==> flow/design.v (excerpt) <==
module uart_rx
  #(parameter CLKS_PER_BIT = 104)
  (
   input        i_Clock,
   input        i_Rst,
   input        i_Rx_Serial,
   output reg [15:0] o_Rx_Byte,
  output reg square_wave,
  output reg pin1,
  output  reg pin2
  );
Settings: LEC_CHECK=0, ABC_AREA=1, CAP_MARGIN=0, CELL_PAD_IN_SITES_DETAIL_PLACEMENT=1, CORE_ASPECT_RATIO=0.64, CORE_MARGIN=2, CORE_UTILIZATION=25, GPL_ROUTABILITY_DRIVEN=0, GPL_TIMING_DRIVEN=0, HOLD_SLACK_MARGIN=0.29, MAX_ROUTING_LAYER=met4, MIN_ROUTING_LAYER=met2, PLACE_DENSITY_LB_ADDON=0.17, SETUP_SLACK_MARGIN=5.0, SLEW_MARGIN=20; clock period 93.5 ns.
run.sh (not shown) runs the stock make flow with config.mk's settings and CLKGATE_MAP_FILE=.
The baseline passed the timing, design-rule and antenna checks.
==> next run, changes <==
CAP_MARGIN = 20   (was 0)
CELL_PAD_IN_SITES_DETAIL_PLACEMENT = unset   (was 1)
CORE_ASPECT_RATIO = unset   (was 0.64)
CORE_UTILIZATION = 72   (was 25)
GPL_ROUTABILITY_DRIVEN = unset   (was 0)
GPL_TIMING_DRIVEN = unset   (was 0)
HOLD_SLACK_MARGIN = unset   (was 0.29)
MAX_ROUTING_LAYER = unset   (was met4)
MIN_ROUTING_LAYER = unset   (was met2)
PLACE_DENSITY_LB_ADDON = unset   (was 0.17)
SETUP_SLACK_MARGIN = unset   (was 5.0)
clock period = 100.0 ns   (was 93.5 ns; I/O delays follow)
The changed run completed without violations.
Register-to-register slack improved by 8100 ps.
Sequential cell count stays the same.
Clock skew came out lower by 7.3 ps.
Routed wire length came out lower by 29%.
Cell area came out lower by 8.4%.
Die size came out lower by about 65%.
Global-route usage came out higher by 8.7 points.
==> next run, changes <==
ABC_AREA = unset   (was 1)
CORE_ASPECT_RATIO = 0.5   (was unset)
CORE_UTILIZATION = 54   (was 72)
GPL_ROUTABILITY_DRIVEN = 0   (was unset)
Result: Non-clock buffer count goes up by 24. Cell count decreases by about 7%. Setup slack is worse by 13000 ps. Via count grows by about 2.5%. Wire length climbs by 22%. Global-route usage decreases by 4.6 points.
==> next run, changes <==
CORE_ASPECT_RATIO = 1.85   (was 0.5)
GPL_ROUTABILITY_DRIVEN = unset   (was 0)
Result: Synthesized cell count does not change. Design area barely changes. Count of clock-buffer cells in the layout went up by 3. Global-route usage is higher by 3.3 points. Non-clock buffer count rose by 7. Wire length rises by 9.9%. Area after synthesis does not change. Worst setup slack is worse by 120 ps.


The RTL this note starts from:
==> flow/design.v <==
module uart_rx
  #(parameter CLKS_PER_BIT = 104)
  (
   input        i_Clock,
   input        i_Rst,
   input        i_Rx_Serial,
   output reg [15:0] o_Rx_Byte,
  output reg square_wave,
  output reg pin1,
  output  reg pin2
  );
  parameter s_IDLE         = 3'b000;
  parameter s_RX_START_BIT = 3'b001;
  parameter s_RX_DATA_BITS = 3'b010;
  parameter s_RX_STOP_BIT  = 3'b011;
  parameter s_CLEANUP      = 3'b100;
  reg  [7:0] data_check;
  reg [7:0] first_8bit;
  reg [7:0] second_8bit;
  reg           r_Rx_Data_R;
  reg           r_Rx_Data;
  reg [15:0]     r_Clock_Count;
  reg [4:0]     r_Bit_Index;  
  reg [15:0]     r_Rx_Byte;
  reg [2:0]     r_SM_Main;
wire [60:0] distZ = 61'hFFFFFFFFFFFFFF;
reg [23:0] counter;
reg toggle;
reg toggle_n;
wire [23:0] store;
wire [15:0] distA;
reg [15:0] distB;
reg stop;
reg [15:0] rpm;
assign distA =40*distZ;
assign store = (rpm == 16'd0) ? 24'hFFFFFF : (18 * 100000)/ rpm;
  always @(posedge i_Clock)
    begin
    if (i_Rst)
    begin
      r_Rx_Data_R <= 1'b1;
      r_Rx_Data   <= 1'b1;
      o_Rx_Byte   <= 16'd0;
      rpm         <= 16'd0;
      counter     <= 24'd0;
      toggle      <= 1'b1;
      distB       <= 16'd0;
      stop        <= 1'b0;
      square_wave <= 1'b1;
      pin1        <= 1'b0;
      pin2        <= 1'b0;
    end
    else
    begin
      r_Rx_Data_R <= i_Rx_Serial;
      r_Rx_Data   <= i_Rx_Serial;
     o_Rx_Byte[15:8] <= second_8bit;
     o_Rx_Byte[7:0] <= first_8bit;
     rpm <= {second_8bit, first_8bit};
toggle_n = toggle;
if (stop==0)
begin
counter <= counter + 1;
if (counter >= store )
begin
toggle_n = ~toggle;
toggle <= toggle_n;
counter<=0;
if (second_8bit[7] == 0)
begin
pin1 <= 0;
pin2 <= 1;
end
else
begin
pin1 <= 1;
pin2 <= 0;
end
if (toggle_n==0)
begin
distB <= distB +1;
end
end
if (distB ==distA)
begin
stop <= 1;
end
else
begin
square_wave <= toggle_n;
end
end
end
end
always @(posedge i_Clock)
begin
    if (i_Rst)
    begin
      r_SM_Main     <= s_IDLE;
      r_Clock_Count <= 16'd0;
      r_Bit_Index   <= 5'd0;
      r_Rx_Byte     <= 16'd0;
      data_check    <= 8'h00;
      first_8bit    <= 8'h00;
      second_8bit   <= 8'h00;
    end
    else
      case (r_SM_Main)
        s_IDLE :
          begin
            r_Clock_Count <= 0;
            r_Bit_Index   <= 0;
            if (r_Rx_Data == 1'b0)           
              r_SM_Main <= s_RX_START_BIT;
            else
              r_SM_Main <= s_IDLE;
          end
        s_RX_START_BIT :
          begin
            if (r_Clock_Count == (CLKS_PER_BIT-1)/2)
              begin
                if (r_Rx_Data == 1'b0)
                  begin
                    r_Clock_Count <= 0;   
                    r_SM_Main     <= s_RX_DATA_BITS;
                  end
                else
                  r_SM_Main <= s_IDLE;
              end
            else
              begin
                r_Clock_Count <= r_Clock_Count + 1;
                r_SM_Main     <= s_RX_START_BIT;
              end
          end  
        s_RX_DATA_BITS :
          begin
            if (r_Clock_Count < CLKS_PER_BIT-1)
              begin
                r_Clock_Count <= r_Clock_Count + 1;
                r_SM_Main     <= s_RX_DATA_BITS;
              end
            else
              begin
                r_Clock_Count          <= 0;
                r_Rx_Byte[r_Bit_Index] <= r_Rx_Data;
                if (r_Bit_Index < 8)
                  begin
                    r_Bit_Index <= r_Bit_Index + 1;
                    r_SM_Main   <= s_RX_DATA_BITS;
                  end
                else
                  begin
						 if (data_check == 8'h01)
						 begin
                   first_8bit <= r_Rx_Byte[7:0];
						 data_check <= 8'h00;
						 end
						 if (data_check == 8'h00)
						 begin
					second_8bit <= r_Rx_Byte[7:0];
						 data_check <= 8'h01;
						 end
                    r_Bit_Index <= 0;
                    r_SM_Main   <= s_RX_STOP_BIT;
                  end
              end
          end  
        s_RX_STOP_BIT :
          begin
            if (r_Clock_Count < CLKS_PER_BIT-1)
              begin
                r_Clock_Count <= r_Clock_Count + 1;
                r_SM_Main     <= s_RX_STOP_BIT;
              end
            else
              begin
                r_Clock_Count <= 0;
                r_SM_Main     <= s_CLEANUP;
              end
          end  
        s_CLEANUP :
          begin
            r_SM_Main <= s_IDLE;
          end
        default :
          r_SM_Main <= s_IDLE;
      endcase
    end
endmodule  
==> flow/config.mk <==
export PLATFORM = sky130hd
export DESIGN_NAME = uart_rx
export DESIGN_NICKNAME = uart_rx
export VERILOG_FILES = /design/flow/design.v
export SDC_FILE = /design/flow/constraint.sdc
export NUM_CORES = 4
export LEC_CHECK = 0
export ABC_AREA = 1
export CAP_MARGIN = 20
export CORE_MARGIN = 2
export CORE_UTILIZATION = 72
export CTS_CLUSTER_DIAMETER = 231
export CTS_CLUSTER_SIZE = 64
export PLACE_DENSITY_LB_ADDON = 0.2
export SLEW_MARGIN = 20
==> flow/constraint.sdc <==
create_clock -name core_clock -period 60.3 [get_ports {i_Clock}]
set_input_delay 12.0600 -clock core_clock [delete_from_list [all_inputs] [get_ports {i_Clock}]]
set_output_delay 12.0600 -clock core_clock [all_outputs]
set_load 0.01 [all_outputs]
The first run failed in global routing, error GRT-0232.
Then changed:
--- a/flow/config.mk
+++ b/flow/config.mk
@@ -11,5 +11,3 @@
 export CORE_UTILIZATION = 72
-export CTS_CLUSTER_DIAMETER = 231
-export CTS_CLUSTER_SIZE = 64
-export PLACE_DENSITY_LB_ADDON = 0.2
+export CTS_CLUSTER_SIZE = 99
 export SLEW_MARGIN = 20
==> flow/constraint.sdc (replaced) <==
create_clock -name core_clock -period 100.0 [get_ports {i_Clock}]
set_input_delay 20.0000 -clock core_clock [delete_from_list [all_inputs] [get_ports {i_Clock}]]
set_output_delay 20.0000 -clock core_clock [all_outputs]
set_load 0.01 [all_outputs]
Result: Now the flow produced a clean layout. Die size does not change. Synthesized area is unchanged. Synthesized cell count stays the same.
Then changed:
--- a/flow/config.mk
+++ b/flow/config.mk
@@ -7,7 +7,5 @@
 export LEC_CHECK = 0
-export ABC_AREA = 1
 export CAP_MARGIN = 20
 export CORE_MARGIN = 2
-export CORE_UTILIZATION = 72
-export CTS_CLUSTER_SIZE = 99
+export CORE_UTILIZATION = 40
 export SLEW_MARGIN = 20
Outcome: The changed run passed the timing, design-rule and antenna checks. Global-route usage goes down by 14 points. Core utilization goes down by 33 points. First-iteration DRC count goes down by a few percent.
Then changed:
--- a/flow/config.mk
+++ b/flow/config.mk
@@ -8,4 +8,5 @@
 export CAP_MARGIN = 20
+export CORE_ASPECT_RATIO = 1.19
 export CORE_MARGIN = 2
-export CORE_UTILIZATION = 40
+export CORE_UTILIZATION = 21
 export SLEW_MARGIN = 20
What happened: Non-clock buffer count climbs by 2. Worst setup slack gets worse by 0.53 ns. Routed wire length climbs by 0.81%. Register-to-register slack gets worse by 0.53 ns. Cell count climbs by 18%. Maximum frequency drops by 0.58%. Utilization drops by 20 points. Design area climbs by 3.6%. Sequential share of layout area drops by 0.24 points. Via count climbs by 0.37%. Synthesized area stays the same.
Then changed:
--- a/flow/config.mk
+++ b/flow/config.mk
@@ -8,5 +8,6 @@
 export CAP_MARGIN = 20
-export CORE_ASPECT_RATIO = 1.19
+export CORE_ASPECT_RATIO = 0.5
 export CORE_MARGIN = 2
-export CORE_UTILIZATION = 21
+export CORE_UTILIZATION = 40
+export GPL_ROUTABILITY_DRIVEN = 0
 export SLEW_MARGIN = 20
The changed run produced a clean layout.
Worst hold slack stays flat.
Design area went down by about 3.3%.
Routed wire length went up by about 1.7%.
Synthesized area stays the same.
Via count went up by 0.97%.
Then changed:
--- a/flow/config.mk
+++ b/flow/config.mk
@@ -7,7 +7,10 @@
 export LEC_CHECK = 0
-export CAP_MARGIN = 20
+export CAP_MARGIN = 35
 export CORE_ASPECT_RATIO = 0.5
 export CORE_MARGIN = 2
-export CORE_UTILIZATION = 40
+export CORE_UTILIZATION = 54
+export CTS_CLUSTER_DIAMETER = 96
+export CTS_CLUSTER_SIZE = 32
 export GPL_ROUTABILITY_DRIVEN = 0
 export SLEW_MARGIN = 20
+export TNS_END_PERCENT = 5
What happened: Design area went down by 1.1%. Core utilization went up by 15 points. Wire length is about the same. Sequential cell count does not change.
